== raven ==
// top
module top(
	input clk,
	input rst,
	input valid,
	input dir,
	input signed [31:0] n,
	output [31:0] zeroCount,
	output signed [31:0] xOut
);
	reg signed [31:0] xReg;
	wire signed [31:0] xNext;
	always @(posedge clk or posedge rst)begin
		if(rst) xReg<=32'sd50;
		else if(valid) xReg<=xNext;
	end
	assign xOut=xReg;
	wire signed[31:0] signedN;
	assign signedN=dir? n: -n;
	wire signed [31:0] addOut;
	wire signed [31:0] modOut;
	wire signed [31:0] normOut;
	wire zeroHit;
	adder uAdd(.a(xReg), .b(signedN), .sum(addOut));
	modulo uMod(.in(addOut), .out(modOut));
	normalize uNorm(.in(modOut), .out(normOut));
	comparator uCmp(.in(normOut), .zero(zeroHit));
	assign xNext=normOut;
	counter uCnt(
		.clk(clk),
		.rst(rst),
		.inc(valid&zeroHit),
		.count(zeroCount)
	);
endmodule
Size in the first run: ~2100 cells after synthesis, roughly 64 flip-flops, roughly 100 I/O pins, ~0.013 mm2 of cells after synthesis.
clock: 22.4 ns
lec_check: 0
abc_area: 1
cap_margin: 15
cell_pad_in_sites_detail_placement: 2
core_aspect_ratio: 1.53
core_margin: 2
core_utilization: 48
cts_cluster_size: 84
gpl_timing_driven: 0
hold_slack_margin: 0.29
max_routing_layer: met4
setup_slack_margin: 5.0
slew_margin: 40
run.sh (not shown) runs the stock make flow with config.mk's settings and CLKGATE_MAP_FILE=.
raven | ERROR | 3_5_place_dp
> inputs changed (raven -> harbor)
- CELL_PAD_IN_SITES_DETAIL_PLACEMENT: 2 -> unset
- GPL_TIMING_DRIVEN: 0 -> unset
- CORE_UTILIZATION: 48 -> 72
- ABC_AREA: 1 -> unset
- SETUP_SLACK_MARGIN: 5.0 -> unset
- CORE_ASPECT_RATIO: 1.53 -> unset
- CTS_CLUSTER_SIZE: 84 -> 39
- MAX_ROUTING_LAYER: met4 -> unset
- SLEW_MARGIN: 40 -> 20
- HOLD_SLACK_MARGIN: 0.29 -> unset
- CAP_MARGIN: 15 -> 20
- the clock period (ns, I/O delays scaled along): 22.4 -> 15.5
Findings:
- harbor: DPL-0038 in 3_5_place_dp -> run aborted
- Going from raven to harbor, synthesized area grew by a few percent.
- Summary of harbor over raven: width of the chip increased by 3.0% relative to the old numbers, die size now smaller, cell count listed in synth_stat.txt dropped 388, per-instance average area after synthesis increased by about 27% relative to the old numbers.
- Diff raven -> harbor: floorplan core area lower; synthesized cell count lower.
- Going from raven to harbor, placer congestion estimate grew by a few percent.
- raven has a lower number of distinct library cell variants in the gate-level netlist after synthesis than harbor.
- In harbor, synthesized-area fraction occupied by xor and xnor cells is higher than in raven.
- Site row count ended up 24 lower on harbor than on raven.
Input changes introduced in ember (baseline for comparison: harbor):
- a change of SLEW_MARGIN from 20 to 30
- an added ABC_AREA of 1
- a change of CTS_CLUSTER_SIZE from 39 to 10
- an added TNS_END_PERCENT of 10
- a change of the clock period (ns, I/O delays scaled along) from 15.5 to 14.9
### Flow results
Looking at sequential share of the synthesized area, ember sits 0.49 points higher than harbor does. | number of rows in the core area | higher: harbor |. As the logs show, ember stopped at 4_1_cts after a tool error, so it never reached the end of the flow. Of harbor and ember, the run reporting the higher post-synthesis cell count from yosys was ember. Die extent in y down 1.9% in ember wrt harbor. The lower total core area came out of ember. Synthesized cell count delta for ember relative to harbor: 388 higher. ember vs harbor: xor-xnor portion of the synthesized cell area down in ember.
Relative to ember, the following input files were edited for juniper:
- swapping 72 for 61 in CORE_UTILIZATION
- clearing CTS_CLUSTER_SIZE, which used to be 10
- swapping 30 for 20 in SLEW_MARGIN
- clearing ABC_AREA, which used to be 1
- clearing TNS_END_PERCENT, which used to be 10
- swapping 14.9 for 11.6 in the clock period (ns, I/O delays scaled along)
Findings:
juniper is listed as incomplete: the tool reported an error in 4_1_cts and the run ended there.
Changes observed in juniper relative to ember: last weighted congestion value of the routability-driven placer neither gained nor lost much, synthesized cell count lost 388, chip area estimate from yosys synthesis picked up an extra about 4%.
Number of cell instances after yosys synthesis came out lower on juniper than on ember.
From ember to juniper the numbers moved as follows: core outline area increased 0.0040 mm2, net count after synthesis went down by 388, standard cell area after detailed placement rose 21%, xor/xnor cell area share of the yosys netlist saw an increase.
In the reports for ember and juniper, the smaller compound-cell area share of the yosys netlist belongs to ember.
Die area (juniper over ember): increase, 0.0043 mm2
Synthesized area: ember and juniper compared, lower one is ember
For xenon, these inputs were changed with respect to juniper:
- CORE_UTILIZATION now 40, was 61
- the clock period (ns, I/O delays scaled along) now 34.0, was 11.6
==> comparison <==
xenon ended with every stage complete and zero timing, DRC or antenna violations.
Compared with juniper, in xenon post-detailed-placement half-perimeter wirelength fell by 14 mm; placeable core region rose by about 50%; vertical die dimension rose by 23%.
There was hardly any difference in post-synthesis share of cell area spent on and-or and or-and gates between xenon and juniper.
Placed cell count ends up lower on xenon.
Relative to juniper, number of placement rows has increased by 24% in xenon.

---

## run 1
The RTL this note starts from:
==> flow/design.v <==
`timescale 1ns/1ps
module top(
	input clk,
	input rst,
	input valid,
	input dir,
	input signed [31:0] n,
	output [31:0] zeroCount,
	output signed [31:0] xOut
);
	reg signed [31:0] xReg;
	wire signed [31:0] xNext;
	always @(posedge clk or posedge rst)begin
		if(rst) xReg<=32'sd50;
		else if(valid) xReg<=xNext;
	end
	assign xOut=xReg;
	wire signed[31:0] signedN;
	assign signedN=dir? n: -n;
	wire signed [31:0] addOut;
	wire signed [31:0] modOut;
	wire signed [31:0] normOut;
	wire zeroHit;
	adder uAdd(.a(xReg), .b(signedN), .sum(addOut));
	modulo uMod(.in(addOut), .out(modOut));
	normalize uNorm(.in(modOut), .out(normOut));
	comparator uCmp(.in(normOut), .zero(zeroHit));
	assign xNext=normOut;
	counter uCnt(
		.clk(clk),
		.rst(rst),
		.inc(valid&zeroHit),
		.count(zeroCount)
	);
endmodule
module adder(
	input signed [31:0] a,
	input signed [31:0] b,
	output signed [31:0] sum
);
	assign sum=a+b;
endmodule
module modulo(
	input signed [31:0] in,
	output signed [31:0] out
);
	assign out=in%100;
endmodule
module normalize(
	input signed [31:0] in,
	output signed [31:0] out
);
	assign out=(in<0)? (in+100): in;
endmodule
module comparator(
	input signed [31:0] in,
	output zero
);
	assign zero = (in==0);
endmodule
module counter(
	input clk,
	input rst,
	input inc,
	output reg [31:0] count
);
	always @(posedge clk or posedge rst)begin
		if(rst) count<=32'd0;
		else if(inc) count<=count+1;
	end
endmodule
clock: 48.4 ns
lec_check: 0
abc_area: 1
cap_margin: 20
cell_pad_in_sites_detail_placement: 1
cell_pad_in_sites_global_placement: 1
core_aspect_ratio: 1.84
core_margin: 8
core_utilization: 25
cts_cluster_diameter: 330
cts_cluster_size: 37
gpl_routability_driven: 0
gpl_timing_driven: 1
hold_slack_margin: 0.0
max_routing_layer: met5
min_routing_layer: met2
place_density: 0.41
setup_slack_margin: -2.0
slew_margin: 10
tns_end_percent: 100
Run 1 closes out successfully: all stages finished, all timing, DRC and antenna checks passed.
Inputs modified between run 1 and run 2:
Settings: swapping 8 for 2 in CORE_MARGIN; swapping 1 for 0 in CELL_PAD_IN_SITES_GLOBAL_PLACEMENT; clearing SETUP_SLACK_MARGIN, which used to be -2.0; swapping 25 for 71 in CORE_UTILIZATION; swapping met2 for met1 in MIN_ROUTING_LAYER; clearing CORE_ASPECT_RATIO, which used to be 1.84; clearing HOLD_SLACK_MARGIN, which used to be 0.0; swapping 330 for 234 in CTS_CLUSTER_DIAMETER; swapping 10 for 20 in SLEW_MARGIN; clearing GPL_TIMING_DRIVEN, which used to be 1; swapping 1 for 0 in CELL_PAD_IN_SITES_DETAIL_PLACEMENT; swapping 48.4 for 24.9 in the clock period (ns, I/O delays scaled along).
Results
- Run 1 -> run 2: count of buffers not belonging to the clock network in the layout increased by a few percent
- Run 2 ended up with a higher combined global-route utilization of all metal layers than run 1 did.
- Looking at run 2 and run 1, the initial antenna violation count is a wash.
- Each of the runs, namely run 2 and run 1, reached the end of the flow and came out clean.
- Compared with run 1, met3 layer wire length in the routed design in run 2 decreased by more than half.
- Setup slack after layout deteriorates in run 2 relative to run 1.
- On clock distribution area overhead in the final layout, run 2 tracks run 1 almost exactly.
Relative to run 2, the following input files were edited for run 3:
Settings: clearing CELL_PAD_IN_SITES_DETAIL_PLACEMENT, which used to be 0; clearing CTS_CLUSTER_SIZE, which used to be 37; clearing GPL_ROUTABILITY_DRIVEN, which used to be 0; clearing CELL_PAD_IN_SITES_GLOBAL_PLACEMENT, which used to be 0; clearing ABC_AREA, which used to be 1; swapping 71 for 50 in CORE_UTILIZATION; clearing PLACE_DENSITY, which used to be 0.41; clearing MAX_ROUTING_LAYER, which used to be met5; clearing MIN_ROUTING_LAYER, which used to be met1; clearing TNS_END_PERCENT, which used to be 100; clearing CTS_CLUSTER_DIAMETER, which used to be 234; putting SETUP_SLACK_MARGIN at -0.3 where nothing was set; swapping 24.9 for 18.1 in the clock period (ns, I/O delays scaled along).
## What came out
| run 3 | all stages done | FAIL | negative setup slack |. [run 3] synthesized cell count fell 388 relative to run 2. Taking run 3 over run 2, the standard cell core area ratio works out to 1.5. When run 3 is set beside run 2, its violation tally from detailed-route iteration zero turns out to be 95 larger. Going from run 2 to run 3, final wirelength grew by more than half. Between run 3 and run 2, the difference in clock transition time at the flip-flop clock pins of the worst setup and hold paths is negligible. Hold slack in run 3 is 0.020 ns lower than in run 2. Fraction of standard cell area that is sequential is lower on run 3. Comparing run 3 and run 2, maximum net fanout on the critical path is higher on run 2. Sort run 3 and run 2 by tapcell count, descending, and run 3 comes first. Against run 2, met1 wire length in run 3 rose by more than a quarter. In run 3 relative to run 2, instance area after placement had gone up by more than a quarter.

---

RTL: the design.v shown in full above, as it stands there.
==> flow/config.mk <==
export PLATFORM = sky130hd
export DESIGN_NAME = top
export DESIGN_NICKNAME = top
export VERILOG_FILES = /design/flow/design.v
export SDC_FILE = /design/flow/constraint.sdc
export NUM_CORES = 4
export LEC_CHECK = 0
export ABC_AREA = 1
export CAP_MARGIN = 20
export CORE_MARGIN = 2
export CORE_UTILIZATION = 48
export GPL_TIMING_DRIVEN = 0
export HOLD_SLACK_MARGIN = 0.29
export MAX_ROUTING_LAYER = met4
export SLEW_MARGIN = 20
==> flow/constraint.sdc <==
create_clock -name core_clock -period 34.0 [get_ports {clk}]
set_input_delay 6.8000 -clock core_clock [delete_from_list [all_inputs] [get_ports {clk}]]
set_output_delay 6.8000 -clock core_clock [all_outputs]
set_load 0.01 [all_outputs]
Rerun with:
ABC_AREA = 0   (was 1)
CELL_PAD_IN_SITES_GLOBAL_PLACEMENT = 0   (was not set)
CORE_ASPECT_RATIO = 0.5   (was not set)
CORE_UTILIZATION = 62   (was 48)
CTS_CLUSTER_DIAMETER = 77   (was not set)
CTS_CLUSTER_SIZE = 98   (was not set)
GPL_TIMING_DRIVEN = not set   (was 0)
HOLD_SLACK_MARGIN = 0.25   (was 0.29)
MAX_ROUTING_LAYER = not set   (was met4)
SETUP_SLACK_MARGIN = -2.0   (was not set)
The new run ran to the end with no violations.
Via count is higher by 11%.
Sequential share of layout area is lower by 0.13 points.
Clock-buffer cell count goes up by 1.
Synthesized area grows by 4.1%.
Die size shrinks by 19%.
Rerun with:
ABC_AREA = not set   (was 0)
CAP_MARGIN = 25   (was 20)
CELL_PAD_IN_SITES_GLOBAL_PLACEMENT = not set   (was 0)
CORE_ASPECT_RATIO = 0.94   (was 0.5)
CORE_UTILIZATION = 40   (was 62)
CTS_CLUSTER_DIAMETER = 43   (was 77)
CTS_CLUSTER_SIZE = not set   (was 98)
GPL_TIMING_DRIVEN = 0   (was not set)
HOLD_SLACK_MARGIN = not set   (was 0.25)
MAX_ROUTING_LAYER = met4   (was not set)
MIN_ROUTING_LAYER = met2   (was not set)
SETUP_SLACK_MARGIN = not set   (was -2.0)
SLEW_MARGIN = 35   (was 20)
TNS_END_PERCENT = 65   (was not set)
Effect:
- design area increases by a few percent
- via count climbs by well over a third
- synthesized area does not change
- fmax went up by a few percent
- non-clock buffer count came out higher by 51
- cell count came out higher by roughly a tenth
- core utilization decreases by 23 points
Rerun with:
CORE_ASPECT_RATIO = not set   (was 0.94)
CTS_CLUSTER_DIAMETER = 274   (was 43)
MIN_ROUTING_LAYER = not set   (was met2)
SLEW_MARGIN = 20   (was 35)
TNS_END_PERCENT = not set   (was 65)
After rerunning:
- clock skew hardly moves
- worst setup slack gains 0.69 ns
- routed wire length shrinks by a little under a tenth
- maximum frequency grows by a few percent
- via count shrinks by a quarter to a third
- cell area hardly moves
- global-route usage shrinks by 16 points
- clock-buffer cell count grows by 2
- critical path depth shrinks by 2
- final cell count grows slightly

---

## lagoon
RTL: the design.v shown in full above, as it stands there.
export LEC_CHECK = 0
export ABC_AREA = 1
export CAP_MARGIN = 20
export CORE_MARGIN = 2
export CORE_UTILIZATION = 69
export CTS_CLUSTER_SIZE = 99
export SLEW_MARGIN = 20
export TNS_END_PERCENT = 5
create_clock -name core_clock -period 22.1 [get_ports {clk}]
Final checks on lagoon, whose flow otherwise completed, came back failing, citing negative setup slack.
Changes in sierra relative to lagoon:
diff --git a/flow/config.mk b/flow/config.mk
--- a/flow/config.mk
+++ b/flow/config.mk
@@ -7,8 +7,6 @@
 export LEC_CHECK = 0
-export ABC_AREA = 1
 export CAP_MARGIN = 20
 export CORE_MARGIN = 2
-export CORE_UTILIZATION = 69
-export CTS_CLUSTER_SIZE = 99
+export CORE_UTILIZATION = 58
+export SETUP_SLACK_MARGIN = 5.0
 export SLEW_MARGIN = 20
-export TNS_END_PERCENT = 5
==> flow/constraint.sdc <==
create_clock -name core_clock -period 18.5 [get_ports {clk}]
set_input_delay 3.7000 -clock core_clock [delete_from_list [all_inputs] [get_ports {clk}]]
set_output_delay 3.7000 -clock core_clock [all_outputs]
set_load 0.01 [all_outputs]
- For the gate count of the mapped netlist, sierra came in about 18% lower than lagoon did.
- Re number of input and output port buffers inserted: no difference whatsoever between sierra and lagoon.
- For the synthesized area, sierra came in 4.1% higher than lagoon did.
- Taking lagoon as the reference, in sierra number of enable-type register cells in the synthesized netlist held, total half-perimeter wirelength after legalization and detailed placement went up 16000 um, chip height went up 16 um, xor and xnor fraction of the mapped netlist area went up 4.3 points, number of core rows went up 6.
- On initial cell density of the core: between lagoon and sierra, it ends up higher for lagoon.
- sierra failed in clock tree synthesis (4_1_cts) with DPL-0033.
--- input diff sierra..tundra ---
diff --git a/flow/config.mk b/flow/config.mk
--- a/flow/config.mk
+++ b/flow/config.mk
@@ -9,4 +9,5 @@
 export CORE_MARGIN = 2
-export CORE_UTILIZATION = 58
-export SETUP_SLACK_MARGIN = 5.0
+export CORE_UTILIZATION = 59
+export CTS_CLUSTER_SIZE = 100
+export SETUP_SLACK_MARGIN = -2.0
 export SLEW_MARGIN = 20
==> flow/constraint.sdc <==
create_clock -name core_clock -period 34.0 [get_ports {clk}]
set_input_delay 6.8000 -clock core_clock [delete_from_list [all_inputs] [get_ports {clk}]]
set_output_delay 6.8000 -clock core_clock [all_outputs]
set_load 0.01 [all_outputs]
## What came out
- tundra did not stop at any stage, and its layout met the timing, DRC and antenna checks.
- Reported for sierra and tundra, count of flip-flops with a built-in enable after synthesis turned out identical to the last digit.
- Reported for sierra and tundra, summed instance area of the synthesized netlist turned out identical to the last digit.
- Comparing tundra against sierra, there is no change at all in synthesized cell count.
- Delta (tundra minus sierra): setup slack after placement shows an increase of 7750 ps, number of port buffers barely changed, total die size lost 1.7%.
- On area fraction in xor and xnor cells, sierra and tundra are neck and neck.
- As far as proportion of synthesized chip area in sequential cells goes, tundra and sierra are indistinguishable; the numbers are identical.
- [compare] base=sierra new=tundra: instance area at placement now sits lower; half-perimeter wire length of the detailed placement result now sits lower.
- Against sierra as the reference, tundra delivers a lower horizontal die size.
> inputs changed (tundra -> onyx)
diff --git a/flow/config.mk b/flow/config.mk
--- a/flow/config.mk
+++ b/flow/config.mk
@@ -8,6 +8,8 @@
 export CAP_MARGIN = 20
-export CORE_MARGIN = 2
+export CORE_MARGIN = 9
 export CORE_UTILIZATION = 59
 export CTS_CLUSTER_SIZE = 100
+export GPL_ROUTABILITY_DRIVEN = 0
 export SETUP_SLACK_MARGIN = -2.0
 export SLEW_MARGIN = 20
+export TNS_END_PERCENT = 15
[summary]
The clock network contribution to total cell area on tundra is in line with that on onyx.
There was hardly any difference in wire length between tundra and onyx.
Cmp onyx and tundra / non-clock buffer count / higher: onyx
